==> flow/design.v <==
module JAM (
input CLK,
input RST,
output reg [2:0] W,
output reg [2:0] J,
input [6:0] Cost,
output [3:0] MatchCount,
output [9:0] MinCost,
output Valid );
parameter INIT  = 4'b0000;
parameter COMP  = 4'b0001;
parameter CHAN  = 4'b0010;
parameter FIND  = 4'b0011;
parameter EXCH  = 4'b0100;
parameter REV   = 4'b0101;
parameter GIVE  = 4'b0110;
parameter COUNT = 4'b0111;
parameter VALID = 4'b1000;
reg [3:0] curr_state;
reg [3:0] next_state;
parameter [0:3*128-1] mapTbl = {3'd7, 3'd6, 3'd5, 3'd6, 3'd4, 3'd6, 3'd5, 3'd6, 3'd3, 3'd6, 3'd5, 3'd6, 3'd4, 3'd6, 3'd5, 3'd6,
                            	3'd2, 3'd6, 3'd5, 3'd6, 3'd4, 3'd6, 3'd5, 3'd6, 3'd3, 3'd6, 3'd5, 3'd6, 3'd4, 3'd6, 3'd5, 3'd6,
                            	3'd1, 3'd6, 3'd5, 3'd6, 3'd4, 3'd6, 3'd5, 3'd6, 3'd3, 3'd6, 3'd5, 3'd6, 3'd4, 3'd6, 3'd5, 3'd6,
                	            3'd2, 3'd6, 3'd5, 3'd6, 3'd4, 3'd6, 3'd5, 3'd6, 3'd3, 3'd6, 3'd5, 3'd6, 3'd4, 3'd6, 3'd5, 3'd6,
                		  	    3'd0, 3'd6, 3'd5, 3'd6, 3'd4, 3'd6, 3'd5, 3'd6, 3'd3, 3'd6, 3'd5, 3'd6, 3'd4, 3'd6, 3'd5, 3'd6,
                			    3'd2, 3'd6, 3'd5, 3'd6, 3'd4, 3'd6, 3'd5, 3'd6, 3'd3, 3'd6, 3'd5, 3'd6, 3'd4, 3'd6, 3'd5, 3'd6,
                			    3'd1, 3'd6, 3'd5, 3'd6, 3'd4, 3'd6, 3'd5, 3'd6, 3'd3, 3'd6, 3'd5, 3'd6, 3'd4, 3'd6, 3'd5, 3'd6,
                				3'd2, 3'd6, 3'd5, 3'd6, 3'd4, 3'd6, 3'd5, 3'd6, 3'd3, 3'd6, 3'd5, 3'd6, 3'd4, 3'd6, 3'd5, 3'd6};
reg [0:6] compare;
reg [3:0] permutation [0:7];
reg [3:0] permutation_rot [0:7];
reg [3:0] permutation_ex [0:7];
reg [1:0] FIND_count;
wire [2:0] rot;
wire done;
reg [3:0] matchcount;
reg [9:0] mincost;
always@(posedge CLK) begin
	if(RST) curr_state <= INIT;
	else    curr_state <= next_state; 
end 
always@(*)begin
	case (curr_state)
	INIT  : next_state = COMP;
	COMP  : next_state = CHAN;  
	CHAN  : next_state = FIND;  
	FIND  : if(FIND_count==2) next_state = EXCH;  
	        else next_state = FIND;
	EXCH  : next_state = REV;  
	REV   : next_state = GIVE;  
	GIVE  : next_state = COUNT;
	COUNT : if(done) next_state = VALID;
			else next_state = COMP;
	VALID : next_state =  INIT;
	default : next_state = INIT;
	endcase
end
reg [3:0] count;
reg [9:0] cost;
reg start;
always@(posedge CLK) begin
	if(RST) start <= 0;
	else if(~RST) start <= 1;
	else start <= start;
end 
always@(posedge CLK) begin
	if(RST) begin
		W <= 0;
		J <= 0;
		count <= 1;
	end
	else begin
		W <= count >= 8 ? 0 : count;
		J <= permutation[count >= 8 ? 0 : count];
		if(count == 10) begin
			count <= 2;
			W <= 1;
			J <= permutation[1];
		end
		else begin
			count <= count + 1;
		end
	end
end
always@(posedge CLK) begin
	if(curr_state==INIT) begin
		mincost <= 10'd1023;
		matchcount <= 0;
		cost <= 0;
	end
	else if(start)begin
		cost <= cost + Cost;
		if(count == 10) begin
			if(cost < mincost)begin
				mincost <= cost;
				matchcount <= 1;
			end
			else if(cost == mincost)begin
				matchcount <= matchcount + 1;
			end
			cost <= 0;
		end
	end
end
assign MatchCount = matchcount;
assign MinCost = mincost;
always@(posedge CLK)begin
	if(curr_state == COMP) begin
		compare[6] <= permutation[6] < permutation[7];
		compare[5] <= permutation[5] < permutation[6];
		compare[4] <= permutation[4] < permutation[5];
		compare[3] <= permutation[3] < permutation[4];
		compare[2] <= permutation[2] < permutation[3];
		compare[1] <= permutation[1] < permutation[2];
		compare[0] <= permutation[0] < permutation[1];
	end
end
assign rot = mapTbl[compare*3+:3];
always @(posedge CLK) begin
	if(curr_state == CHAN) begin
  		permutation_rot[0] <= 0<=rot || (0>rot && permutation[0]<permutation[rot]) ? 8 : permutation[0];
  		permutation_rot[1] <= 1<=rot || (1>rot && permutation[1]<permutation[rot]) ? 8 : permutation[1];
  		permutation_rot[2] <= 2<=rot || (2>rot && permutation[2]<permutation[rot]) ? 8 : permutation[2];
  		permutation_rot[3] <= 3<=rot || (3>rot && permutation[3]<permutation[rot]) ? 8 : permutation[3];
  		permutation_rot[4] <= 4<=rot || (4>rot && permutation[4]<permutation[rot]) ? 8 : permutation[4];
  		permutation_rot[5] <= 5<=rot || (5>rot && permutation[5]<permutation[rot]) ? 8 : permutation[5];
  		permutation_rot[6] <= 6<=rot || (6>rot && permutation[6]<permutation[rot]) ? 8 : permutation[6];
  		permutation_rot[7] <= 7<=rot || (7>rot && permutation[7]<permutation[rot]) ? 8 : permutation[7];
  	end
end
reg [2:0] minIdx1;
reg [2:0] minIdx2;
reg [2:0] minIdx3;
reg [2:0] minIdx4;
reg [2:0] minIdx11;
reg [2:0] minIdx22;
reg [2:0] minIdx;
always@(posedge CLK)begin
	if(curr_state==INIT) begin
		FIND_count <= 0;
	end
	if(curr_state==FIND && FIND_count==0)begin
		minIdx4 <= permutation_rot[7] > permutation_rot[6] ? 6 : 7;
		minIdx3 <= permutation_rot[5] > permutation_rot[4] ? 4 : 5;
		minIdx2 <= permutation_rot[3] > permutation_rot[2] ? 2 : 3;
		minIdx1 <= permutation_rot[1] > permutation_rot[0] ? 0 : 1;
		FIND_count <= 1;
	end
	else if(curr_state==FIND && FIND_count==1)begin
		minIdx22 <= permutation_rot[minIdx4] > permutation_rot[minIdx3] ? minIdx3 : minIdx4;
		minIdx11 <= permutation_rot[minIdx2] > permutation_rot[minIdx1] ? minIdx1 : minIdx2;
		FIND_count <= 2;
	end
	else if(curr_state==FIND && FIND_count==2)begin
		minIdx <= permutation_rot[minIdx22] > permutation_rot[minIdx11] ? minIdx11 : minIdx22;
		FIND_count <= 0;
	end
	else begin
		FIND_count <= 0;
	end
end
always@(posedge CLK) begin
	if(curr_state==COMP) begin
		permutation_ex[0] <= permutation[0];
		permutation_ex[1] <= permutation[1];
		permutation_ex[2] <= permutation[2];
		permutation_ex[3] <= permutation[3];
		permutation_ex[4] <= permutation[4];
		permutation_ex[5] <= permutation[5];
		permutation_ex[6] <= permutation[6];
		permutation_ex[7] <= permutation[7];
	end
	else if(curr_state==EXCH) begin
		permutation_ex[rot] <= permutation[minIdx];
		permutation_ex[minIdx] <= permutation[rot];
	end
	else if(curr_state == REV)begin
		if(0>rot)
			permutation_ex[0] <= permutation_ex[7-(0-rot-1)];
		if(1>rot)
			permutation_ex[1] <= permutation_ex[7-(1-rot-1)];
		if(2>rot)
			permutation_ex[2] <= permutation_ex[7-(2-rot-1)];
		if(3>rot)
			permutation_ex[3] <= permutation_ex[7-(3-rot-1)];
		if(4>rot)
			permutation_ex[4] <= permutation_ex[7-(4-rot-1)];
		if(5>rot)
			permutation_ex[5] <= permutation_ex[7-(5-rot-1)];
		if(6>rot)
			permutation_ex[6] <= permutation_ex[7-(6-rot-1)];
		if(7>rot)
			permutation_ex[7] <= permutation_ex[7-(7-rot-1)];
	end
end
always@(posedge CLK)begin
	if(curr_state == INIT) begin
		permutation[0] <= 0;
		permutation[1] <= 1;
		permutation[2] <= 2;
		permutation[3] <= 3;
		permutation[4] <= 4;
		permutation[5] <= 5;
		permutation[6] <= 6;
		permutation[7] <= 7;
	end
	else if(curr_state == GIVE) begin
		permutation[0] <= permutation_ex[0];
		permutation[1] <= permutation_ex[1];
		permutation[2] <= permutation_ex[2];
		permutation[3] <= permutation_ex[3];
		permutation[4] <= permutation_ex[4];
		permutation[5] <= permutation_ex[5];
		permutation[6] <= permutation_ex[6];
		permutation[7] <= permutation_ex[7];
	end
end
assign done = compare==0;
assign Valid = (curr_state == VALID);
endmodule
==> flow/run.sh <==
#!/bin/bash
# the make line also repeats each setting of config.mk as NAME=value (left out here)
make -C /OpenROAD-flow-scripts/flow DESIGN_CONFIG=/design/flow/config.mk WORK_HOME=/design/flow/orfs CLKGATE_MAP_FILE= finish
==> flow/config.mk <==
export PLATFORM = sky130hd
export DESIGN_NAME = JAM
export DESIGN_NICKNAME = JAM
export VERILOG_FILES = /design/flow/design.v
export SDC_FILE = /design/flow/constraint.sdc
export NUM_CORES = 4
export LEC_CHECK = 0
export ABC_AREA = 1
export CAP_MARGIN = 20
export CORE_MARGIN = 2
export CORE_UTILIZATION = 72
export CTS_CLUSTER_DIAMETER = 354
export CTS_CLUSTER_SIZE = 99
export HOLD_SLACK_MARGIN = -0.05
export PLACE_DENSITY = 0.37
export SLEW_MARGIN = 20
export TNS_END_PERCENT = 5
==> flow/constraint.sdc <==
create_clock -name core_clock -period 3.82 [get_ports {CLK}]
set_input_delay 0.7640 -clock core_clock [delete_from_list [all_inputs] [get_ports {CLK}]]
set_output_delay 0.7640 -clock core_clock [all_outputs]
set_load 0.01 [all_outputs]
==> results of run 1 <==
[metal layers]
layer,GRT overflow,track usage [%]
met1,9,81.9
met2,92,97.7
met3,2,71.1
met4,57,86.9
met5,1,42.2
[per-stage QoR]
stage,TNS [ns],power (W),worst slack [ns],cells,instance area (µm²)
CTS,-48.55,0.00419,-0.830,2143,15600
floorplan,-35.98,0.00225,-0.689,1752,13000
global placement,-63.31,0.00240,-0.919,2094,14400
detailed placement,-74.91,0.00243,-1.08,2094,14400
[timing repair]
| action | in CTS |
|---|---|
| endpoints found under the setup margin | 96 |
| pin swaps | 48 |
| gates resized | 117 |
| cloned | 3 |
| setup buffers | 14 |
==> flow_summary.ini, run 1 <==
; flow metrics
[status]
status = did not finish
lastStage = global routing (5_1_grt)
error_message = [ERROR GRT-0232] Routing congestion too high. Check the congestion heatmap in the GUI.

[floorplanning]
fp.dieW_um = 136
dieHeight_um = 136
initCoreUtil_pct = 73.3
io-pin-count = 30
core_area_um2 = 17200
chip_area_um2 = 18600
rows = 48

[clock_network]
h-tree-depth = 4
cts_root_buf = clkbuf_16
clk_path_buf_depth = 2
cts_hold_buf = 0
cts_buffers = 17
cts.sinks = 161

[yosys]
top_area_cell = edfxtp_1
topCellsByArea = edfxtp_1, dfxtp_1, ha_1
syn-cell-area_um2 = 12600
xor_area_share_pct = 0.914
ys_seq_share_pct = 32.1
ys_area_um2 = 12600
ys_cells = 1752
synth.top_cell.area_share_pct = 19.5
ys_warn_count = 3
synthTopCellsByCount = nand2_1, inv_1, o21ai_0
async_flop_share_pct = 0
dominantRegCellSynth = edfxtp_1
numSynthFlops = 161
synth-simple-area-share_pct = 23.9
logic_family = simple AND/OR/NAND/NOR gates
ys_sh_adder_pct = 12.5
aoi_share_pct = 20.9
mux_area_share_pct = 0
syn_avg_cell_area_um2 = 7.19
top_cell = nand2_1
yosysUniqueCellTypes = 62
synthesis.nets = 1885
enable_flop_cells = 82
syn-instance-count = 1752

[global_routing]
overflow = 161
grt.total_usage_pct = 83.6

[placement]
dp_hpwl_um = 32700
gp_congestion = 1.12
portBuffers = 29
==> inputs of run 2 (changes only) <==
ABC_AREA = not set   (was 1)
CORE_UTILIZATION = 40   (was 72)
CTS_CLUSTER_DIAMETER = not set   (was 354)
CTS_CLUSTER_SIZE = not set   (was 99)
HOLD_SLACK_MARGIN = not set   (was -0.05)
PLACE_DENSITY = not set   (was 0.37)
TNS_END_PERCENT = not set   (was 5)
clock period = 8.24 ns   (was 3.82 ns; I/O delays follow)
==> run 2 against run 1 <==
The run now finishes clean. Die area increased by 96%. Synthesized cell count decreased by 10%. Area after synthesis increased by 11%.
==> flow_summary.ini, run 2 <==
; implementation run metrics
[power_and_ir_drop]
powerDensity_nw_per_um2 = 124
post-layout-total-power_w = 0.00188
pg_comb_w = 0.000206
sequentialPower_w = 0.000891
pwr-share-clk_pct = 41.6
p_int_w = 0.00137
vdd_drop_max_v = 0.000120
comb_power_share_pct = 11.0
p_clk_w = 0.000782
power_leakage_nw = 5.96
p_switching_w = 0.000514
swShare_pct = 27.3
seq_power_share_pct = 47.4
maxPowerGroup = registers

[global_routing]
grt.total_usage_pct = 26.1
overflow = 0
grt_pass1_wl_um = 72900
grt_pass1_vias = 12200
grt_max_degree = 43
antenna_found_initial = 0

[floorplanning]
fp.dieW_um = 191
io-pin-count = 30
rows = 68
core_area_um2 = 34500
dieHeight_um = 191
initCoreUtil_pct = 40.5
chip_area_um2 = 36400

[yosys]
syn-instance-count = 1575
topCellsByArea = edfxtp_1, dfxtp_1, ha_1
ys_area_um2 = 13900
numSynthFlops = 161
top_area_cell = edfxtp_1
xor_area_share_pct = 1.68
top_cell = nand2_1
ys_cells = 1575
ys_warn_count = 3
synthTopCellsByCount = nand2_1, ha_1, nor2_1
synthesis.nets = 1708
ys_sh_adder_pct = 11.3
aoi_share_pct = 23.4
mux_area_share_pct = 10.4
async_flop_share_pct = 0
logic_family = AND-OR/OR-AND gates
enable_flop_cells = 82
yosysUniqueCellTypes = 106
syn-cell-area_um2 = 13900
ys_seq_share_pct = 29.0
synth.top_cell.area_share_pct = 17.7
dominantRegCellSynth = edfxtp_1
syn_avg_cell_area_um2 = 8.86
synth-simple-area-share_pct = 18.0

[min_path]
hold_end = curr_state[0]
min_from = curr_state[1]
hold_class = flip-flop to flip-flop
hold-path-cell-count = 1

[detailed_routing]
avgViaCountPerCell = 6.37
first_pass_iters = 9
drcViolationCount = 0
antennaDiodeCount = 0
drtIter0Drc = 1446
num_vias = 12900
routedWlPerCell_um = 23.5
wl_um = 47600
antenna_left = 0

[timing]
period_used_pct = 92.7
rsz0062_at_grt = no
relSlewSlack_pct = 34.6
report.final.slew_viol_count = 0
max_freq_mhz = 131
fin_setup_tns_ns = 0
tightest_slew_ns = 0.977
setup_viol = 0
min_period_ns = 7.64
clock-skew-final_ns = 0.0140
finalHoldViolations = 0

[placement]
dp_hpwl_um = 35100
portBuffers = 29
gp_congestion = 0.999

[worst_setup_path]
worstSetupStartpoint = compare[2]
crit_cells = 25
cpMostUsedCell = ha_1
cpMaxStageDelayCell = ha_1
critical_path.top_delay_family = AND-OR/OR-AND gates
r2r_cells = 25
crit_type = flip-flop to flip-flop
crit_fanout = 22
cp_num_buf_inv = 4
r2r_setup_slack_ns = 0.60
cpPeakStageDelay_ns = 0.62
cp.arrival_ns = 7.81
rr_startpoint = compare[2]
end_kind = flip-flop
cp-start-kind = flip-flop
crit_end = permutation_rot[7][2]
required_ns = 8.41
worst_r2r_endpoint = permutation_rot[7][2]

[final_layout]
nets = 1691
fillers = 3380
area_growth_pct = 8.60
fin_util_pct = 44.0

[clock_network]
clk_path_buf_depth = 2
h-tree-depth = 4
cts.sinks = 161
cts_hold_buf = 0
path_clk_slew_ns = 0.07
cts_buffers = 17
clk_latency_ns = 0.44
cts_tree = done
cts_root_buf = clkbuf_16

[status]
status = no timing/DRC/antenna violations

[flow_run]
drv_cap = 0
tool_warnings = 44
==> run 2: area by class of cell <==
cell class | instances | area [µm²] | area share (%)
multi-input cells | 1214 | 9050 | 59.7
flip-flops and latches | 161 | 4050 | 26.7
well taps | 455 | 569 | 3.76
repair buffers | 58 | 508 | 3.35
clock buffers | 18 | 450 | 2.97
inverters | 106 | 403 | 2.66
clock inverters | 14 | 120 | 0.793
==> run 2: what timing repair did <==
| action | CTS | global route |
|---|---|---|
| endpoints found under the setup margin | 0 | 5 |
| buffers inserted | 0 | 4 |
| resized | 0 | 1 |
==> run 2: layer usage <==
| layer | part of all wire (%) | track usage, % | wire (µm) | up-vias |
|---|---|---|---|---|
| li1 | - | - | - | 5912 |
| met1 | 43 | 36.1 | 20600 | 6212 |
| met2 | 44 | 39.8 | 20800 | 664 |
| met3 | 9.1 | 5.26 | 4330 | 121 |
| met4 | 3.9 | 10.1 | 1880 | 0 |
| met5 | 0 | 0 | 0 | - |
==> run 2: stage by stage <==
| stage | setup WS [ns] | instances | hold WS (ns) | instance area, µm² |
|---|---|---|---|---|
| floorplan | 1.45 | 1575 | 0.424 | 13900 |
| global placement | 0.439 | 1990 | 0.430 | 14500 |
| detailed placement | 0.544 | 1990 | 0.430 | 14500 |
| CTS | 0.494 | 2022 | 0.455 | 15100 |
| global route | 0.132 | 2026 | 0.472 | 15100 |
| finish | 0.601 | 2026 | 0.453 | 15100 |
==> inputs of run 3 (changes only) <==
CAP_MARGIN = 10   (was 20)
CORE_ASPECT_RATIO = 0.73   (was not set)
CORE_UTILIZATION = 26   (was 40)
CTS_CLUSTER_DIAMETER = 327   (was not set)
HOLD_SLACK_MARGIN = 0.25   (was not set)
SETUP_SLACK_MARGIN = 0.78   (was not set)
SLEW_MARGIN = 15   (was 20)
TNS_END_PERCENT = 55   (was not set)
clock period = 7.64 ns   (was 8.24 ns; I/O delays follow)
==> run 3 against run 2 <==
Power rose by 12%. Maximum frequency rose by 16%. Utilization fell by 14 points. Worst setup slack improved by 0.44 ns. Synthesized cell count did not move. Routed wire length rose by 5.7%. Hold slack improved by 0.017 ns. Sequential power rose by 8.1%. Flip-flop count did not move.
==> flow_summary.ini, run 3 <==
; implementation run metrics
[yosys]
async_flop_share_pct = 0
synth.top_cell.area_share_pct = 17.7
yosysUniqueCellTypes = 106
mux_area_share_pct = 10.4
ys_warn_count = 3
numSynthFlops = 161
synthTopCellsByCount = nand2_1, ha_1, nor2_1
topCellsByArea = edfxtp_1, dfxtp_1, ha_1
syn-instance-count = 1575
ys_sh_adder_pct = 11.3
synth-simple-area-share_pct = 18.0
top_area_cell = edfxtp_1
enable_flop_cells = 82
syn-cell-area_um2 = 13900
ys_seq_share_pct = 29.0
top_cell = nand2_1
dominantRegCellSynth = edfxtp_1
synthesis.nets = 1708
ys_cells = 1575
aoi_share_pct = 23.4
logic_family = AND-OR/OR-AND gates
ys_area_um2 = 13900
syn_avg_cell_area_um2 = 8.86
xor_area_share_pct = 1.68

[worst_setup_path]
crit_end = permutation_rot[3][1]
rr_startpoint = compare[6]
r2r_cells = 26
critical_path.top_delay_family = AND-OR/OR-AND gates
end_kind = flip-flop
cp-start-kind = flip-flop
worstSetupStartpoint = compare[6]
crit_cells = 26
crit_fanout = 30
cp_num_buf_inv = 5
worst_r2r_endpoint = permutation_rot[3][1]
cpPeakStageDelay_ns = 0.43
cpMostUsedCell = ha_1
crit_type = flip-flop to flip-flop
required_ns = 7.84
r2r_setup_slack_ns = 1.05
cp.arrival_ns = 6.79
cpMaxStageDelayCell = a311o_1

[timing]
finalHoldViolations = 0
tightest_slew_ns = 1.20
report.final.slew_viol_count = 0
max_freq_mhz = 152
fin_setup_tns_ns = 0
clock-skew-final_ns = 0.0164
period_used_pct = 86.3
relSlewSlack_pct = 20.2
min_period_ns = 6.59
setup_viol = 0
rsz0062_at_grt = no

[power_and_ir_drop]
p_int_w = 0.00154
swShare_pct = 26.9
seq_power_share_pct = 45.6
sequentialPower_w = 0.000963
p_switching_w = 0.000569
power_leakage_nw = 6.09
vdd_drop_max_v = 0.000154
comb_power_share_pct = 11.3
maxPowerGroup = registers
pg_comb_w = 0.000238
powerDensity_nw_per_um2 = 133
pwr-share-clk_pct = 43.1
p_clk_w = 0.000910

[floorplanning]
core_area_um2 = 53000
dieHeight_um = 202
rows = 72
fp.dieW_um = 275
chip_area_um2 = 55500
initCoreUtil_pct = 26.3
io-pin-count = 30

[global_routing]
grt_pass1_wl_um = 76700
grt_max_degree = 43
grt_pass1_vias = 12500
overflow = 0
grt.total_usage_pct = 18.0
antenna_found_initial = 2

[flow_run]
tool_warnings = 44
drv_cap = 0

[detailed_routing]
num_vias = 13200
antenna_left = 0
wl_um = 50300
drtIter0Drc = 1480
first_pass_iters = 8
antennaDiodeCount = 0
avgViaCountPerCell = 5.78
drcViolationCount = 0
routedWlPerCell_um = 22.0

[min_path]
hold_class = flip-flop to flip-flop
hold-path-cell-count = 1
min_from = curr_state[6]
hold_end = curr_state[4]

[final_layout]
area_growth_pct = 13.4
fin_util_pct = 29.9
fillers = 5575
nets = 1705

[clock_network]
cts_tree = done
cts_root_buf = clkbuf_16
cts_buffers = 17
clk_path_buf_depth = 2
cts_hold_buf = 0
cts.sinks = 161
h-tree-depth = 4
clk_latency_ns = 0.45
path_clk_slew_ns = 0.07

[status]
status = no timing/DRC/antenna violations

[placement]
dp_hpwl_um = 38800
gp_congestion = 0.979
portBuffers = 29
## run 3: stage by stage
step	cells	power, W	setup slack [ns]	area [µm²]	hold slack, ns
after floorplan	1575	0.00113	0.848	13900	0.424
after global placement	2247	0.00120	0.260	14900	0.449
after detailed placement	2247	0.00121	0.225	14900	0.456
after CTS	2284	0.00212	0.807	15600	0.471
after global routing	2288	0.00218	0.778	15800	0.478
final	2288	0.00211	1.05	15800	0.470
## run 3: repair_timing
| action | CTS | global route |
|---|---|---|
| setup endpoints to repair | 32 | 32 |
| buffers inserted | 5 | 4 |
| resized | 13 | 36 |
| cloned | 0 | 0 |
| pin swaps | 1 | 5 |
## run 3: area by class of cell
| type | instances | area [µm²] | area share [%] |
|---|---|---|---|
| Tap cell | 703 | 880 | 5.56 |
| Multi-Input combinational cell | 1214 | 9220 | 58.3 |
| Inverter | 106 | 409 | 2.59 |
| Timing Repair Buffer | 72 | 639 | 4.04 |
| Clock inverter | 11 | 125 | 0.791 |
| Clock buffer | 21 | 493 | 3.12 |
| Sequential cell | 161 | 4050 | 25.6 |
## run 3: metal layers
layer  vias up  global-route usage, %  wire length [µm]  share of wire, %
li1       5962                      -                 -                 -
met1      6371                   26.7             22900                46
met2       795                   23.7             19300                38
met3        81                   7.25              6990                14
met4         6                   4.36               974               1.9
met5         -                   1.05                97              0.19
==> inputs of run 4 (changes only) <==
ABC_AREA = 1   (was not set)
CAP_MARGIN = 20   (was 10)
CELL_PAD_IN_SITES_DETAIL_PLACEMENT = 0   (was not set)
CELL_PAD_IN_SITES_GLOBAL_PLACEMENT = 3   (was not set)
CORE_ASPECT_RATIO = 0.96   (was 0.73)
CORE_MARGIN = 6   (was 2)
CTS_CLUSTER_DIAMETER = 355   (was 327)
CTS_CLUSTER_SIZE = 99   (was not set)
GPL_ROUTABILITY_DRIVEN = 1   (was not set)
GPL_TIMING_DRIVEN = 0   (was not set)
HOLD_SLACK_MARGIN = -0.08   (was 0.25)
MAX_ROUTING_LAYER = met4   (was not set)
MIN_ROUTING_LAYER = met1   (was not set)
SETUP_SLACK_MARGIN = not set   (was 0.78)
SLEW_MARGIN = 20   (was 15)
TNS_END_PERCENT = 45   (was 55)
clock period = 7.61 ns   (was 7.64 ns; I/O delays follow)
==> run 4 against run 3 <==
Sequential power down 0.5%. Clock skew up 0.00093 ns. Global-route usage up 4.2 points. Utilization up 0.20 points. Flip-flop count unchanged. Register-to-register slack worse by 0.62 ns. Via count down 6.0%. Final area down 9.7%. Synthesized cell count up 11%. Die area down 3.0%. Highest routed layer is now met4.
==> flow_summary.ini, run 4 <==
; implementation run metrics
[status]
status = no timing/DRC/antenna violations

[worst_setup_path]
r2r_setup_slack_ns = 0.42
required_ns = 7.82
critical_path.top_delay_family = buffers and inverters
cpMaxStageDelayCell = inv_2
cpPeakStageDelay_ns = 0.53
rr_startpoint = compare[6]
crit_cells = 29
worstSetupStartpoint = compare[6]
crit_type = flip-flop to flip-flop
crit_end = permutation_rot[1][2]
cpMostUsedCell = nand2_1
cp_num_buf_inv = 7
worst_r2r_endpoint = permutation_rot[1][2]
r2r_cells = 29
crit_fanout = 12
cp.arrival_ns = 7.40
end_kind = flip-flop
cp-start-kind = flip-flop

[yosys]
synth.top_cell.area_share_pct = 19.5
ys_seq_share_pct = 32.1
mux_area_share_pct = 0
syn-cell-area_um2 = 12600
xor_area_share_pct = 0.914
yosysUniqueCellTypes = 62
syn_avg_cell_area_um2 = 7.19
syn-instance-count = 1752
ys_cells = 1752
ys_area_um2 = 12600
top_area_cell = edfxtp_1
logic_family = simple AND/OR/NAND/NOR gates
ys_warn_count = 3
synthesis.nets = 1885
async_flop_share_pct = 0
synth-simple-area-share_pct = 23.9
dominantRegCellSynth = edfxtp_1
numSynthFlops = 161
aoi_share_pct = 20.9
enable_flop_cells = 82
top_cell = nand2_1
topCellsByArea = edfxtp_1, dfxtp_1, ha_1
ys_sh_adder_pct = 12.5
synthTopCellsByCount = nand2_1, inv_1, o21ai_0

[clock_network]
cts_tree = done
cts.sinks = 161
cts_buffers = 17
cts_hold_buf = 0
postCtsSetupBuffers = 0
path_clk_slew_ns = 0.07
cts_root_buf = clkbuf_16
clk_path_buf_depth = 2
h-tree-depth = 4
clk_latency_ns = 0.49

[final_layout]
nets = 1933
area_growth_pct = 13.4
stdcell_area_um2 = 14300

[power_and_ir_drop]
p_int_w = 0.00150
pwr-share-clk_pct = 42.9
powerDensity_nw_per_um2 = 147
sequentialPower_w = 0.000958
swShare_pct = 28.5
power_leakage_nw = 6.35
comb_power_share_pct = 11.3
seq_power_share_pct = 45.7
maxPowerGroup = registers
vdd_drop_max_v = 0.000178
p_switching_w = 0.000597
pg_comb_w = 0.000238
p_clk_w = 0.000899

[timing]
report.final.slew_viol_count = 0
finalHoldViolations = 0
max_freq_mhz = 139
period_used_pct = 94.4
rsz0062_at_grt = no
relSlewSlack_pct = 28.6
tightest_slew_ns = 1.07
setup_slack_ns = 0.424
fin_setup_tns_ns = 0
min_period_ns = 7.19
setup_viol = 0
clock-skew-final_ns = 0.0173
whs_ns = 0.447

[detailed_routing]
drtIter0Drc = 953
num_vias = 12400
routedWlPerCell_um = 23.6
avgViaCountPerCell = 5.06
drcViolationCount = 0
first_pass_iters = 5
antenna_left = 0
wl_um = 58000

[global_routing]
grt_pass1_wl_um = 84600
grt_pass1_vias = 12100
grt.total_usage_pct = 22.2
grt_max_degree = 34
antenna_found_initial = 1
overflow = 0

[placement]
place_ws_ns = 0.345
gp_congestion = 0.927
portBuffers = 29
placed_cell_area_um2 = 13700
dp_hpwl_um = 46000

[floorplanning]
io-pin-count = 30
dieHeight_um = 228
fp.dieW_um = 237
core_area_um2 = 47500
chip_area_um2 = 53900
initCoreUtil_pct = 26.5
rows = 78

[flow_run]
tool_warnings = 46
drv_cap = 0

[min_path]
hold_class = flip-flop to flip-flop
hold-path-cell-count = 1
hold_end = FIND_count[1]
min_from = curr_state[7]
-- run 4: timing repair --
item | in CTS | in global routing
endpoints found under the setup margin | 0 | 16
hold endpoints to repair | 0 | 0
resized | 0 | 2
-- run 4: layer usage --
layer / vias to the layer above / GRT usage [%] / routed length, µm
met5: - / - / 0
met4: 0 / 6.00 / 1060
met3: 41 / 2.70 / 2140
met2: 277 / 36.7 / 27500
met1: 6011 / 29.1 / 27300
li1: 6093 / - / -
-- run 4: cell type report --
cell class	count	area, µm²
Antenna cell	1	2.50
Buffer	50	259
Clock buffer	21	470
Clock inverter	11	116
Fill cell	5315	33200
Inverter	257	965
Multi-Input combinational cell	1283	7330
Sequential cell	161	4050
Tap cell	640	801
Timing Repair Buffer	30	298
-- run 4: stage by stage --
step | cells | util [%] | total power, W
global placement | 2421 | 28.8 | 0.00122
CTS | 2454 | 30.1 | 0.00213
global route | 2453 | 30.0 | 0.00219
finish | 2454 | 30.1 | 0.00209
floorplan | 1752 | - | 0.00112
detailed placement | 2422 | 28.8 | 0.00122
==> inputs of run 5 (changes only) <==
CELL_PAD_IN_SITES_DETAIL_PLACEMENT = not set   (was 0)
CELL_PAD_IN_SITES_GLOBAL_PLACEMENT = not set   (was 3)
CORE_ASPECT_RATIO = not set   (was 0.96)
CORE_MARGIN = 2   (was 6)
CORE_UTILIZATION = 72   (was 26)
CTS_CLUSTER_DIAMETER = 371   (was 355)
CTS_CLUSTER_SIZE = 100   (was 99)
GPL_ROUTABILITY_DRIVEN = not set   (was 1)
GPL_TIMING_DRIVEN = not set   (was 0)
HOLD_SLACK_MARGIN = not set   (was -0.08)
MAX_ROUTING_LAYER = not set   (was met4)
MIN_ROUTING_LAYER = not set   (was met1)
PLACE_DENSITY = 0.43   (was not set)
TNS_END_PERCENT = 10   (was 45)
clock period = 3.44 ns   (was 7.61 ns; I/O delays follow)
==> run 5 against run 4 <==
The flow now stops in global routing (5_1_grt). Synthesized cell count is the same. Area after synthesis unchanged. Die area fell by 66%.
==> flow_summary.ini, run 5 <==
; flow metrics
[status]
status = did not finish
lastStage = global routing (5_1_grt)
error_message = [ERROR GRT-0232] Routing congestion too high. Check the congestion heatmap in the GUI.

[yosys]
synthesis.nets = 1885
topCellsByArea = edfxtp_1, dfxtp_1, ha_1
top_area_cell = edfxtp_1
ys_cells = 1752
synthTopCellsByCount = nand2_1, inv_1, o21ai_0
async_flop_share_pct = 0
xor_area_share_pct = 0.914
enable_flop_cells = 82
syn-cell-area_um2 = 12600
synth-simple-area-share_pct = 23.9
yosysUniqueCellTypes = 62
mux_area_share_pct = 0
ys_sh_adder_pct = 12.5
ys_area_um2 = 12600
top_cell = nand2_1
synth.top_cell.area_share_pct = 19.5
syn_avg_cell_area_um2 = 7.19
ys_warn_count = 3
ys_seq_share_pct = 32.1
dominantRegCellSynth = edfxtp_1
syn-instance-count = 1752
logic_family = simple AND/OR/NAND/NOR gates
numSynthFlops = 161
aoi_share_pct = 20.9

[clock_network]
cts_root_buf = clkbuf_16
cts.sinks = 161
cts_buffers = 17
h-tree-depth = 4
clk_path_buf_depth = 2

[global_routing]
grt.total_usage_pct = 81.1
overflow = 74

[placement]
dp_hpwl_um = 33000
place_ws_ns = -1.44
gp_congestion = 1.10
portBuffers = 29

[floorplanning]
initCoreUtil_pct = 73.3
dieHeight_um = 136
io-pin-count = 30
core_area_um2 = 17200
rows = 48
chip_area_um2 = 18600
fp.dieW_um = 136
[run 5: metrics by stage]
step | utilization (%) | TNS (ns) | cell area, µm² | cells | hold slack [ns]
floorplan | - | -72.46 | 13000 | 1752 | 0.407
global placement | 83.9 | -93.08 | 14400 | 2096 | 0.416
detailed placement | 83.9 | -106.85 | 14400 | 2096 | 0.441
CTS | 90.2 | -94.96 | 15500 | 2150 | 0.457
[run 5: what timing repair did]
item,in CTS
hold buffers,0
setup endpoints to repair,96
gates resized,82
gates cloned,3
buffers inserted,19
pin swaps,28
[run 5: metal layers]
layer / overflow / GRT usage [%]
met4: 33 / 79.7
met5: 0 / 43.1
met2: 33 / 93.7
met1: 7 / 82.4
met3: 1 / 68.3
==> inputs of run 6 (changes only) <==
CTS_CLUSTER_DIAMETER = 392   (was 371)
PLACE_DENSITY = not set   (was 0.43)
TNS_END_PERCENT = not set   (was 10)
clock period = 4.69 ns   (was 3.44 ns; I/O delays follow)
==> run 6 against run 5 <==
The layout now fails its checks (setup timing). Area after synthesis unchanged. Synthesized cell count unchanged. Die area stayed put.
==> flow_summary.ini, run 6 <==
; implementation run metrics
[final_layout]
logic_area_um2 = 7970
fin_cells = 2088
nets = 1980
area_growth_pct = 18.6
stdcell_area_um2 = 14900
regArea_um2 = 4040
fillers = 884

[min_path]
hold_class = flip-flop to flip-flop
hold-path-cell-count = 2
min_from = curr_state[6]
hold_end = curr_state[4]

[yosys]
ys_area_um2 = 12600
syn-instance-count = 1752
top_cell = nand2_1
synthesis.nets = 1885
ys_warn_count = 3
topCellsByArea = edfxtp_1, dfxtp_1, ha_1
enable_flop_cells = 82
synthTopCellsByCount = nand2_1, inv_1, o21ai_0
yosysUniqueCellTypes = 62
ys_seq_share_pct = 32.1
aoi_share_pct = 20.9
syn-cell-area_um2 = 12600
synth-simple-area-share_pct = 23.9
xor_area_share_pct = 0.914
syn_avg_cell_area_um2 = 7.19
top_area_cell = edfxtp_1
synth.top_cell.area_share_pct = 19.5
dominantRegCellSynth = edfxtp_1
mux_area_share_pct = 0
ys_cells = 1752
ys_sh_adder_pct = 12.5
numSynthFlops = 161
logic_family = simple AND/OR/NAND/NOR gates
async_flop_share_pct = 0

[global_routing]
grt_max_degree = 61
antenna_found_initial = 5
overflow = 0
grt_pass1_vias = 13200
grt_pass1_wl_um = 68500
grt.total_usage_pct = 48.5

[worst_setup_path]
cp.arrival_ns = 5.42
crit_cells = 34
cpPeakStageDelay_ns = 0.43
crit_fanout = 6
r2r_setup_slack_ns = -0.54
crit_end = permutation_rot[7][1]
cp_num_buf_inv = 6
cpMaxStageDelayCell = edfxtp_1
worst_r2r_endpoint = permutation_rot[7][1]
crit_type = flip-flop to flip-flop
required_ns = 4.88
end_kind = flip-flop
r2r_cells = 34
rr_startpoint = compare[2]
cp-start-kind = flip-flop
critical_path.top_delay_family = simple AND/OR/NAND/NOR gates
worstSetupStartpoint = compare[2]

[detailed_routing]
antenna_left = 0
routedWlPerCell_um = 23.0
wl_um = 48100
drcViolationCount = 0
first_pass_iters = 13
num_vias = 14600
avgViaCountPerCell = 7.00
drtIter0Drc = 3024

[timing]
tightest_slew_ns = 1.12
clock-skew-final_ns = 0.0110
min_period_ns = 5.23
setup_viol = 53
period_used_pct = 111
relSlewSlack_pct = 24.8
setup_slack_ns = -0.539
fin_setup_tns_ns = -15.53
report.final.slew_viol_count = 0
rsz0062_at_grt = yes
max_freq_mhz = 191
finalHoldViolations = 0

[clock_network]
clk_path_buf_depth = 2
clk_latency_ns = 0.45
h-tree-depth = 4
cts_tree = done
cts.sinks = 161
path_clk_slew_ns = 0.07
cts_root_buf = clkbuf_16
cts_buffers = 17

[placement]
dpl.cell_count = 2023
placed_cell_area_um2 = 13500
gp_congestion = 1.12
dp_hpwl_um = 30800
portBuffers = 29

[power_and_ir_drop]
pwr-share-clk_pct = 41.2
pg_comb_w = 0.000437
powerDensity_nw_per_um2 = 226
maxPowerGroup = registers
comb_power_share_pct = 12.9
vdd_drop_max_v = 0.000296
post-layout-total-power_w = 0.00338
sequentialPower_w = 0.00155
seq_power_share_pct = 45.8
p_clk_w = 0.00139
p_switching_w = 0.000917
p_int_w = 0.00246
power_leakage_nw = 6.78
swShare_pct = 27.2

[floorplanning]
fp.dieW_um = 136
initCoreUtil_pct = 73.3
chip_area_um2 = 18600
dieHeight_um = 136
core_area_um2 = 17200
rows = 48
io-pin-count = 30

[flow_run]
tool_warnings = 48
drv_cap = 0

[status]
status = failed layout checks
failed_checks = setup timing
-- run 6: layout make-up --
cell class	instances	share of cell area, %
Antenna cell	3	0.0503
Tap cell	225	1.88
Sequential cell	161	27.1
Timing Repair Buffer	125	7.09
Clock buffer	25	3.54
Multi-Input combinational cell	1284	53.4
Timing Repair inverter	1	0.0503
Inverter	257	6.63
Clock inverter	7	0.310
-- run 6: metrics by stage --
stage                     hold WS, ns  util, %  setup slack (ns)
after global placement          0.419     78.5            0.0761
after detailed placement        0.437     78.5           -0.0692
after global routing            0.476     86.9            -0.598
after CTS                       0.449     85.1           -0.0236
final                           0.453     87.0            -0.539
after floorplan                 0.407        -            0.0272
-- run 6: metal layers --
layer	wire length [µm]	vias to the layer above	track usage, %
met5	57	-	0
met4	4970	4	33.1
met3	7340	535	18.4
met2	19900	1419	73.8
met1	15800	6469	56.5
li1	-	6182	-
-- run 6: repair_timing --
item	CTS	global route
gates cloned	2	0
buffers inserted	23	9
pin swaps	40	44
endpoints found under the setup margin	33	96
hold buffers	0	0
gates resized	80	76
==> inputs of run 7 (changes only) <==
CTS_CLUSTER_DIAMETER = 372   (was 392)
TNS_END_PERCENT = 5   (was not set)
clock period = 3.67 ns   (was 4.69 ns; I/O delays follow)
==> run 7 against run 6 <==
Die area did not move. The flow now stops in global routing (5_1_grt). Area after synthesis did not move. Synthesized cell count did not move.
==> flow_summary.ini, run 7 <==
; flow metrics
[global_routing]
grt.total_usage_pct = 76.9
overflow = 85

[status]
status = did not finish
lastStage = global routing (5_1_grt)
error_message = [ERROR GRT-0232] Routing congestion too high. Check the congestion heatmap in the GUI.

[yosys]
synth.top_cell.area_share_pct = 19.5
numSynthFlops = 161
aoi_share_pct = 20.9
syn_avg_cell_area_um2 = 7.19
synthesis.nets = 1885
syn-instance-count = 1752
async_flop_share_pct = 0
enable_flop_cells = 82
yosysUniqueCellTypes = 62
topCellsByArea = edfxtp_1, dfxtp_1, ha_1
top_area_cell = edfxtp_1
ys_area_um2 = 12600
xor_area_share_pct = 0.914
ys_sh_adder_pct = 12.5
ys_warn_count = 3
top_cell = nand2_1
logic_family = simple AND/OR/NAND/NOR gates
mux_area_share_pct = 0
dominantRegCellSynth = edfxtp_1
synthTopCellsByCount = nand2_1, inv_1, o21ai_0
ys_cells = 1752
ys_seq_share_pct = 32.1
synth-simple-area-share_pct = 23.9
syn-cell-area_um2 = 12600

[placement]
placed_cell_area_um2 = 14400
dp_hpwl_um = 33300
portBuffers = 29
gp_congestion = 1.16
dpl.cell_count = 2091

[clock_network]
h-tree-depth = 4
cts_buffers = 17
clk_path_buf_depth = 2
cts_root_buf = clkbuf_16
cts_hold_buf = 0
cts.sinks = 161

[floorplanning]
rows = 48
fp.dieW_um = 136
core_area_um2 = 17200
initCoreUtil_pct = 73.3
io-pin-count = 30
dieHeight_um = 136
chip_area_um2 = 18600
[run 7: stage by stage]
stage / setup slack (ns) / total power, W
2_1_floorplan: -0.839 / 0.00234
3_3_place_gp: -0.918 / 0.00250
3_5_place_dp: -1.21 / 0.00253
4_1_cts: -1.09 / 0.00425
[run 7: layer usage]
metal	global-route usage, %	overflow
met3	62.0	0
met1	78.9	1
met5	23.6	0
met4	72.6	32
met2	93.0	52
[run 7: repair_timing]
| action | 4_1_cts |
|---|---|
| endpoints found under the setup margin | 96 |
| cloned | 2 |
| gates resized | 74 |
| pin swaps | 30 |
| buffers inserted | 10 |
==> inputs of run 8 (changes only) <==
ABC_AREA = not set   (was 1)
CTS_CLUSTER_DIAMETER = not set   (was 372)
CTS_CLUSTER_SIZE = not set   (was 100)
PLACE_DENSITY = 0.35   (was not set)
SETUP_SLACK_MARGIN = 1.2   (was not set)
TNS_END_PERCENT = not set   (was 5)
clock period = 4.14 ns   (was 3.67 ns; I/O delays follow)
==> run 8 against run 7 <==
Synthesized cell count down 10%. Area after synthesis increased by 11%. Die area up 10%. The flow stops in clock tree synthesis (4_1_cts).
==> flow_summary.ini, run 8 <==
; flow metrics
[floorplanning]
chip_area_um2 = 20500
fp.dieW_um = 143
dieHeight_um = 143
initCoreUtil_pct = 74.1
core_area_um2 = 18800
io-pin-count = 30
rows = 50

[yosys]
syn-cell-area_um2 = 13900
ys_seq_share_pct = 29.0
top_area_cell = edfxtp_1
aoi_share_pct = 23.4
numSynthFlops = 161
mux_area_share_pct = 10.4
xor_area_share_pct = 1.68
ys_area_um2 = 13900
ys_cells = 1575
synthesis.nets = 1708
synth.top_cell.area_share_pct = 17.7
ys_sh_adder_pct = 11.3
syn-instance-count = 1575
logic_family = AND-OR/OR-AND gates
ys_warn_count = 3
synth-simple-area-share_pct = 18.0
syn_avg_cell_area_um2 = 8.86
enable_flop_cells = 82
async_flop_share_pct = 0
yosysUniqueCellTypes = 106
dominantRegCellSynth = edfxtp_1
topCellsByArea = edfxtp_1, dfxtp_1, ha_1
synthTopCellsByCount = nand2_1, ha_1, nor2_1
top_cell = nand2_1

[placement]
placed_cell_area_um2 = 16300
place_ws_ns = -2.24
gp_congestion = 1.06
portBuffers = 29
dpl.cell_count = 2027
dp_hpwl_um = 38300

[status]
status = did not finish
lastStage = clock tree synthesis (4_1_cts)
error_message = [ERROR DPL-0033] detailed placement checks failed during check placement.
==> run 8: through the flow <==
stage / setup TNS [ns] / hold slack (ns)
after detailed placement: -142.28 / 0.456
after global placement: -130.97 / 0.440
after floorplan: -91.57 / 0.424
==> inputs of run 9 (changes only) <==
ABC_AREA = 1   (was not set)
PLACE_DENSITY = 0.37   (was 0.35)
SETUP_SLACK_MARGIN = not set   (was 1.2)
clock period = 4.05 ns   (was 4.14 ns; I/O delays follow)
==> run 9 against run 8 <==
The flow stops in global routing (5_1_grt). Area after synthesis down 9.7%. Synthesized cell count up 11%. Die area down 9.4%.
==> flow_summary.ini, run 9 <==
; flow metrics
[yosys]
ys_warn_count = 3
yosysUniqueCellTypes = 62
aoi_share_pct = 20.9
xor_area_share_pct = 0.914
topCellsByArea = edfxtp_1, dfxtp_1, ha_1
enable_flop_cells = 82
synthesis.nets = 1885
numSynthFlops = 161
ys_sh_adder_pct = 12.5
ys_area_um2 = 12600
async_flop_share_pct = 0
mux_area_share_pct = 0
synthTopCellsByCount = nand2_1, inv_1, o21ai_0
syn_avg_cell_area_um2 = 7.19
dominantRegCellSynth = edfxtp_1
syn-cell-area_um2 = 12600
top_area_cell = edfxtp_1
ys_cells = 1752
syn-instance-count = 1752
synth.top_cell.area_share_pct = 19.5
ys_seq_share_pct = 32.1
top_cell = nand2_1
synth-simple-area-share_pct = 23.9
logic_family = simple AND/OR/NAND/NOR gates

[floorplanning]
fp.dieW_um = 136
initCoreUtil_pct = 73.3
io-pin-count = 30
dieHeight_um = 136
core_area_um2 = 17200
chip_area_um2 = 18600
rows = 48

[placement]
portBuffers = 29
gp_congestion = 1.12
dp_hpwl_um = 33100

[clock_network]
h-tree-depth = 4
cts_hold_buf = 0
cts.sinks = 161
cts_root_buf = clkbuf_16
clk_path_buf_depth = 2
cts_buffers = 17

[status]
lastStage = global routing (5_1_grt)
error_message = [ERROR DPL-0038] Utilization greater than 100%, impossible to legalize
status = did not finish
run 9: stage by stage:
stage	hold WS [ns]	TNS, ns	instance area [µm²]	std cells	setup WS, ns
4_1_cts	0.437	-33.12	15700	2151	-0.614
3_3_place_gp	0.416	-38.13	14300	2083	-0.654
3_5_place_dp	0.423	-51.92	14300	2083	-0.856
2_1_floorplan	0.407	-14.52	13100	1752	-0.459
run 9: timing repair:
item	CTS
pin swaps	51
setup buffers	37
gates cloned	1
gates resized	149
setup endpoints to repair	96
==> inputs of run 10 (changes only) <==
CTS_CLUSTER_DIAMETER = 397   (was not set)
CTS_CLUSTER_SIZE = 95   (was not set)
PLACE_DENSITY = 0.36   (was 0.37)
SETUP_SLACK_MARGIN = 0.83   (was not set)
clock period = 3.89 ns   (was 4.05 ns; I/O delays follow)
==> run 10 against run 9 <==
The flow again stops in global routing (5_1_grt). Die area stayed put. Area after synthesis stayed put. Synthesized cell count stayed put.
==> flow_summary.ini, run 10 <==
; flow metrics
[yosys]
synth.top_cell.area_share_pct = 19.5
topCellsByArea = edfxtp_1, dfxtp_1, ha_1
ys_seq_share_pct = 32.1
synthesis.nets = 1885
dominantRegCellSynth = edfxtp_1
aoi_share_pct = 20.9
top_cell = nand2_1
enable_flop_cells = 82
syn-cell-area_um2 = 12600
ys_warn_count = 3
logic_family = simple AND/OR/NAND/NOR gates
xor_area_share_pct = 0.914
syn_avg_cell_area_um2 = 7.19
ys_area_um2 = 12600
ys_sh_adder_pct = 12.5
numSynthFlops = 161
synthTopCellsByCount = nand2_1, inv_1, o21ai_0
synth-simple-area-share_pct = 23.9
syn-instance-count = 1752
top_area_cell = edfxtp_1
mux_area_share_pct = 0
yosysUniqueCellTypes = 62
async_flop_share_pct = 0
ys_cells = 1752

[placement]
dpl.cell_count = 2085
gp_congestion = 1.13
portBuffers = 29
place_ws_ns = -0.902
dp_hpwl_um = 33000

[clock_network]
cts_hold_buf = 0
h-tree-depth = 4
cts.sinks = 161
cts_root_buf = clkbuf_16
cts_buffers = 17
clk_path_buf_depth = 2

[global_routing]
overflow = 157
grt.total_usage_pct = 84.6

[floorplanning]
rows = 48
io-pin-count = 30
initCoreUtil_pct = 73.3
dieHeight_um = 136
fp.dieW_um = 136
chip_area_um2 = 18600
core_area_um2 = 17200

[status]
status = did not finish
error_message = [ERROR GRT-0232] Routing congestion too high. Check the congestion heatmap in the GUI.
lastStage = global routing (5_1_grt)
run 10: metal layers:
metal / GRT usage (%) / overflow
met1: 83.2 / 5
met2: 97.0 / 86
met3: 73.6 / 7
met4: 87.3 / 59
met5: 47.2 / 0
run 10: repair_timing:
item | CTS
setup buffers | 29
resized | 127
cloned | 2
endpoints found under the setup margin | 96
pin swaps | 61
run 10: stage by stage:
step	instance area [µm²]	util (%)
3_5_place_dp	14400	84.1
3_3_place_gp	14400	84.1
2_1_floorplan	13200	-
4_1_cts	15700	91.7
==> inputs of run 11 (changes only) <==
ABC_AREA = 0   (was 1)
CAP_MARGIN = 35   (was 20)
CELL_PAD_IN_SITES_DETAIL_PLACEMENT = 0   (was not set)
CORE_UTILIZATION = 63   (was 72)
CTS_CLUSTER_DIAMETER = not set   (was 397)
CTS_CLUSTER_SIZE = not set   (was 95)
PLACE_DENSITY = not set   (was 0.36)
PLACE_DENSITY_LB_ADDON = 0.26   (was not set)
SETUP_SLACK_MARGIN = 0.92   (was 0.83)
SLEW_MARGIN = 30   (was 20)
clock period = 7.68 ns   (was 3.89 ns; I/O delays follow)
==> run 11 against run 10 <==
Synthesized cell count down 10%. Die area up 26%. Now clean on timing, DRC and antenna. Area after synthesis up 11%.
==> flow_summary.ini, run 11 <==
; implementation run metrics
[yosys]
enable_flop_cells = 82
synth-simple-area-share_pct = 18.0
top_area_cell = edfxtp_1
ys_cells = 1575
ys_area_um2 = 13900
synthTopCellsByCount = nand2_1, ha_1, nor2_1
ys_seq_share_pct = 29.0
syn-instance-count = 1575
mux_area_share_pct = 10.4
ys_sh_adder_pct = 11.3
aoi_share_pct = 23.4
xor_area_share_pct = 1.68
yosysUniqueCellTypes = 106
topCellsByArea = edfxtp_1, dfxtp_1, ha_1
numSynthFlops = 161
logic_family = AND-OR/OR-AND gates
ys_warn_count = 3
dominantRegCellSynth = edfxtp_1
async_flop_share_pct = 0
syn-cell-area_um2 = 13900
synthesis.nets = 1708
synth.top_cell.area_share_pct = 17.7
top_cell = nand2_1
syn_avg_cell_area_um2 = 8.86

[worst_setup_path]
crit_fanout = 21
cpPeakStageDelay_ns = 0.44
cp_num_buf_inv = 7
critical_path.top_delay_family = AND-OR/OR-AND gates
crit_type = flip-flop to flip-flop
crit_end = permutation_rot[0][3]
end_kind = flip-flop
worstSetupStartpoint = compare[6]
r2r_setup_slack_ns = 1.10
cpMostUsedCell = buf_4
required_ns = 7.88
worst_r2r_endpoint = permutation_rot[0][3]
rr_startpoint = compare[6]
cp-start-kind = flip-flop
r2r_cells = 27
cp.arrival_ns = 6.78
cpMaxStageDelayCell = fa_2
crit_cells = 27

[power_and_ir_drop]
power_leakage_nw = 6.16
p_clk_w = 0.000900
p_int_w = 0.00148
comb_power_share_pct = 11.2
powerDensity_nw_per_um2 = 135
p_switching_w = 0.000610
pwr-share-clk_pct = 43.0
vdd_drop_max_v = 0.000112
maxPowerGroup = registers
swShare_pct = 29.2
sequentialPower_w = 0.000956
pg_comb_w = 0.000235
seq_power_share_pct = 45.7

[placement]
place_ws_ns = 0.401
placed_cell_area_um2 = 14300
portBuffers = 29
gp_congestion = 1.04
dp_hpwl_um = 34200

[flow_run]
drv_cap = 0
tool_warnings = 44

[timing]
period_used_pct = 85.7
rsz0062_at_grt = no
clock-skew-final_ns = 0.0166
relSlewSlack_pct = 39.3
tightest_slew_ns = 0.910
min_period_ns = 6.58
setup_slack_ns = 1.10
finalHoldViolations = 0
report.final.slew_viol_count = 0
setup_viol = 0
fin_setup_tns_ns = 0
max_freq_mhz = 152

[detailed_routing]
antennaDiodeCount = 0
antenna_left = 0
routedWlPerCell_um = 25.4
drcViolationCount = 0
drtIter0Drc = 1762
avgViaCountPerCell = 7.20
wl_um = 47800
first_pass_iters = 7
num_vias = 13500

[final_layout]
stdcell_area_um2 = 15500
nets = 1718
area_growth_pct = 11.0
fillers = 1720

[floorplanning]
core_area_um2 = 21800
initCoreUtil_pct = 64.1
fp.dieW_um = 153
dieHeight_um = 153
chip_area_um2 = 23300
io-pin-count = 30
rows = 54

[global_routing]
grt_pass1_wl_um = 73300
grt_max_degree = 43
overflow = 0
antenna_found_initial = 0
grt_pass1_vias = 12700
grt.total_usage_pct = 40.0

[min_path]
hold-path-cell-count = 1
hold_end = curr_state[0]
min_from = curr_state[1]
hold_class = flip-flop to flip-flop

[clock_network]
h-tree-depth = 4
cts_root_buf = clkbuf_16
clk_latency_ns = 0.45
cts_hold_buf = 0
cts.sinks = 161
cts_tree = done
cts_buffers = 17
clk_path_buf_depth = 2
path_clk_slew_ns = 0.08

[status]
status = no timing/DRC/antenna violations
run 11: metrics by stage:
stage / total power [W] / hold WS (ns) / cells / util [%]
2_1_floorplan: 0.00112 / 0.424 / 1575 / -
3_3_place_gp: 0.00119 / 0.425 / 1817 / 65.9
3_5_place_dp: 0.00119 / 0.427 / 1817 / 65.9
4_1_cts: 0.00208 / 0.446 / 1853 / 69.3
5_1_grt: 0.00215 / 0.467 / 1878 / 71.2
6_report: 0.00209 / 0.447 / 1878 / 71.2
run 11: final cells by class:
| cell class | count | area, µm² | area share [%] |
|---|---|---|---|
| Clock buffer | 17 | 425 | 2.75 |
| Clock inverter | 15 | 199 | 1.28 |
| Inverter | 106 | 410 | 2.65 |
| Multi-Input combinational cell | 1214 | 9310 | 60.1 |
| Sequential cell | 161 | 4050 | 26.1 |
| Tap cell | 280 | 350 | 2.26 |
| Timing Repair Buffer | 85 | 751 | 4.85 |
run 11: metal layers:
layer  wire, µm  GRT usage, %
met1      18200          52.8
met2      21300          62.5
met3       5450          8.73
met4       2870          19.7
met5          0             0
run 11: repair_timing:
| action | in CTS | in global routing |
|---|---|---|
| pin swaps | 3 | 12 |
| setup endpoints to repair | 32 | 33 |
| gates resized | 22 | 44 |
| buffers inserted | 4 | 22 |
| cloned | 0 | 0 |
==> inputs of run 12 (changes only) <==
ABC_AREA = 1   (was 0)
CAP_MARGIN = 15   (was 35)
CELL_PAD_IN_SITES_DETAIL_PLACEMENT = not set   (was 0)
CORE_ASPECT_RATIO = 0.5   (was not set)
CORE_UTILIZATION = 69   (was 63)
CTS_CLUSTER_DIAMETER = 354   (was not set)
CTS_CLUSTER_SIZE = 99   (was not set)
PLACE_DENSITY = 0.37   (was not set)
PLACE_DENSITY_LB_ADDON = not set   (was 0.26)
SETUP_SLACK_MARGIN = -0.05   (was 0.92)
SLEW_MARGIN = 20   (was 30)
clock period = 3.7 ns   (was 7.68 ns; I/O delays follow)
==> run 12 against run 11 <==
The run now fails in global routing (5_1_grt). Area after synthesis decreased by 9.7%. Synthesized cell count rose by 11%. Die area shrank 17%.
==> flow_summary.ini, run 12 <==
; flow metrics
[yosys]
enable_flop_cells = 82
ys_area_um2 = 12600
syn_avg_cell_area_um2 = 7.19
ys_cells = 1752
syn-cell-area_um2 = 12600
top_cell = nand2_1
ys_seq_share_pct = 32.1
logic_family = simple AND/OR/NAND/NOR gates
synth-simple-area-share_pct = 23.9
synthesis.nets = 1885
async_flop_share_pct = 0
yosysUniqueCellTypes = 62
top_area_cell = edfxtp_1
dominantRegCellSynth = edfxtp_1
syn-instance-count = 1752
aoi_share_pct = 20.9
ys_sh_adder_pct = 12.5
ys_warn_count = 3
xor_area_share_pct = 0.914
topCellsByArea = edfxtp_1, dfxtp_1, ha_1
synth.top_cell.area_share_pct = 19.5
mux_area_share_pct = 0
synthTopCellsByCount = nand2_1, inv_1, o21ai_0
numSynthFlops = 161

[floorplanning]
core_area_um2 = 17600
dieHeight_um = 99.5
chip_area_um2 = 19400
io-pin-count = 30
initCoreUtil_pct = 71.5
fp.dieW_um = 195
rows = 34

[placement]
placed_cell_area_um2 = 14500
gp_congestion = 1.18
dp_hpwl_um = 34700
portBuffers = 29
dpl.cell_count = 2096

[clock_network]
cts.sinks = 161
cts_buffers = 17
h-tree-depth = 4
clk_path_buf_depth = 2
cts_hold_buf = 0
cts_root_buf = clkbuf_16

[status]
error_message = [ERROR GRT-0116] Global routing finished with congestion. Check the congestion regions in the DRC Viewer.
status = did not finish
lastStage = global routing (5_1_grt)

[global_routing]
grt.total_usage_pct = 77.8
overflow = 43
run 12: routing by layer:
| layer | GRT overflow | GRT usage, % |
|---|---|---|
| met2 | 18 | 93.1 |
| met4 | 23 | 73.3 |
| met5 | 0 | 34.8 |
| met3 | 1 | 65.8 |
| met1 | 1 | 78.7 |
run 12: metrics by stage:
step | utilization (%) | setup TNS [ns] | worst slack [ns] | total power (W) | hold WS (ns)
CTS | 93.0 | -78.70 | -1.09 | 0.00434 | 0.443
detailed placement | 82.1 | -82.62 | -1.14 | 0.00253 | 0.430
global placement | 82.1 | -64.14 | -0.911 | 0.00249 | 0.416
floorplan | - | -41.14 | -0.808 | 0.00234 | 0.407
run 12: what timing repair did:
action                                  in CTS
buffers inserted                            50
pin swaps                                   90
cloned                                       3
endpoints found under the setup margin      96
resized                                    238
==> inputs of run 13 (changes only) <==
ABC_AREA = not set   (was 1)
CAP_MARGIN = 20   (was 15)
CELL_PAD_IN_SITES_GLOBAL_PLACEMENT = 3   (was not set)
CORE_ASPECT_RATIO = not set   (was 0.5)
CORE_MARGIN = 5   (was 2)
CORE_UTILIZATION = 26   (was 69)
CTS_CLUSTER_DIAMETER = 397   (was 354)
CTS_CLUSTER_SIZE = 92   (was 99)
GPL_ROUTABILITY_DRIVEN = 1   (was not set)
MAX_ROUTING_LAYER = met5   (was not set)
PLACE_DENSITY = not set   (was 0.37)
PLACE_DENSITY_LB_ADDON = 0.29   (was not set)
SETUP_SLACK_MARGIN = not set   (was -0.05)
SLEW_MARGIN = 30   (was 20)
TNS_END_PERCENT = 45   (was not set)
clock period = 3.5 ns   (was 3.7 ns; I/O delays follow)
==> run 13 against run 12 <==
Area after synthesis is 11% higher. Synthesized cell count decreased by 10%. Now fails the layout checks on setup timing. Die area grew to 3.0 times the previous value.
==> flow_summary.ini, run 13 <==
; implementation run metrics
[status]
status = failed layout checks
failed_checks = setup timing

[detailed_routing]
antenna_left = 0
wl_um = 59900
drcViolationCount = 0
first_pass_iters = 6
avgViaCountPerCell = 5.38
routedWlPerCell_um = 22.9
antennaDiodeCount = 0
drtIter0Drc = 1116
num_vias = 14100

[global_routing]
grt.total_usage_pct = 19.8
grt_pass1_wl_um = 90800
overflow = 0
grt_pass1_vias = 14100
grt_max_degree = 34
antenna_found_initial = 1

[yosys]
syn-cell-area_um2 = 13900
logic_family = AND-OR/OR-AND gates
dominantRegCellSynth = edfxtp_1
synthesis.nets = 1708
ys_warn_count = 3
topCellsByArea = edfxtp_1, dfxtp_1, ha_1
synth.top_cell.area_share_pct = 17.7
async_flop_share_pct = 0
ys_seq_share_pct = 29.0
synthTopCellsByCount = nand2_1, ha_1, nor2_1
yosysUniqueCellTypes = 106
synth-simple-area-share_pct = 18.0
ys_cells = 1575
xor_area_share_pct = 1.68
enable_flop_cells = 82
ys_area_um2 = 13900
ys_sh_adder_pct = 11.3
syn_avg_cell_area_um2 = 8.86
mux_area_share_pct = 10.4
syn-instance-count = 1575
numSynthFlops = 161
top_area_cell = edfxtp_1
top_cell = nand2_1
aoi_share_pct = 23.4

[timing]
relSlewSlack_pct = 42.9
rsz0062_at_grt = yes
setup_slack_ns = -2.47
period_used_pct = 170
report.final.slew_viol_count = 0
max_freq_mhz = 168
min_period_ns = 5.97
finalHoldViolations = 0
tightest_slew_ns = 0.853
clock-skew-final_ns = 0.0155
setup_viol = 96
whs_ns = 0.452

[final_layout]
regArea_um2 = 4050
stdcell_area_um2 = 20000
area_growth_pct = 43.4
nets = 2047
logic_area_um2 = 10500
fillers = 5329

[clock_network]
cts_buffers = 17
clk_latency_ns = 0.47
cts_hold_buf = 0
h-tree-depth = 4
cts_root_buf = clkbuf_16
path_clk_slew_ns = 0.07
cts.sinks = 161
clk_path_buf_depth = 2
cts_tree = done

[power_and_ir_drop]
sequentialPower_w = 0.00209
p_clk_w = 0.00183
maxPowerGroup = registers
seq_power_share_pct = 45.3
comb_power_share_pct = 15.0
swShare_pct = 28.3
pwr-share-clk_pct = 39.7
power_leakage_nw = 8.10
post-layout-total-power_w = 0.00461
pg_comb_w = 0.000691
powerDensity_nw_per_um2 = 231
vdd_drop_max_v = 0.000255
p_int_w = 0.00330
p_switching_w = 0.00131

[min_path]
hold_class = flip-flop to flip-flop
min_from = curr_state[1]
hold-path-cell-count = 1
hold_end = curr_state[0]

[worst_setup_path]
crit_type = flip-flop to flip-flop
crit_cells = 26
worstSetupStartpoint = compare[5]
cpPeakStageDelay_ns = 0.46
r2r_cells = 26
cp_num_buf_inv = 6
cp-start-kind = flip-flop
cp.arrival_ns = 6.17
cpMaxStageDelayCell = edfxtp_1
r2r_setup_slack_ns = -2.47
worst_r2r_endpoint = permutation_rot[7][2]
crit_fanout = 8
critical_path.top_delay_family = AND-OR/OR-AND gates
rr_startpoint = compare[5]
crit_end = permutation_rot[7][2]
end_kind = flip-flop
cpMostUsedCell = ha_4
required_ns = 3.70

[floorplanning]
io-pin-count = 30
dieHeight_um = 242
initCoreUtil_pct = 26.4
chip_area_um2 = 58400
core_area_um2 = 52900
fp.dieW_um = 242
rows = 84

[placement]
placed_cell_area_um2 = 17200
gp_congestion = 0.933
dp_hpwl_um = 45000
portBuffers = 29

[flow_run]
drv_cap = 0
tool_warnings = 47
==> run 13: metal layers <==
layer | GRT usage [%] | part of all wire (%) | vias to the layer above
met5 | 0 | 0 | -
met3 | 3.14 | 5.1 | 80
met1 | 28.0 | 46 | 6937
met2 | 31.9 | 46 | 420
met4 | 5.05 | 2.3 | 0
li1 | - | - | 6630
==> run 13: area by class of cell <==
cell class,count,area share [%]
Sequential cell,161,20.2
Timing Repair Buffer,414,17.9
Inverter,106,2.16
Clock inverter,14,0.513
Clock buffer,18,2.20
Multi-Input combinational cell,1214,52.7
Tap cell,688,4.30
==> run 13: metrics by stage <==
step	setup WS [ns]	util (%)	TNS, ns	std cells
floorplan	-2.41	-	-155.80	1575
global placement	-2.75	32.6	-208.93	2501
detailed placement	-2.81	32.6	-212.14	2501
CTS	-2.43	36.4	-164.00	2585
global route	-2.65	37.8	-186.41	2615
finish	-2.47	37.8	-171.08	2615
==> run 13: what timing repair did <==
item,in CTS,in global routing
pin swaps,85,53
buffers inserted,52,34
gates resized,207,125
cloned,1,0
endpoints found under the setup margin,96,96
Power figures rest on the tool's default switching activity, not on a simulated workload.
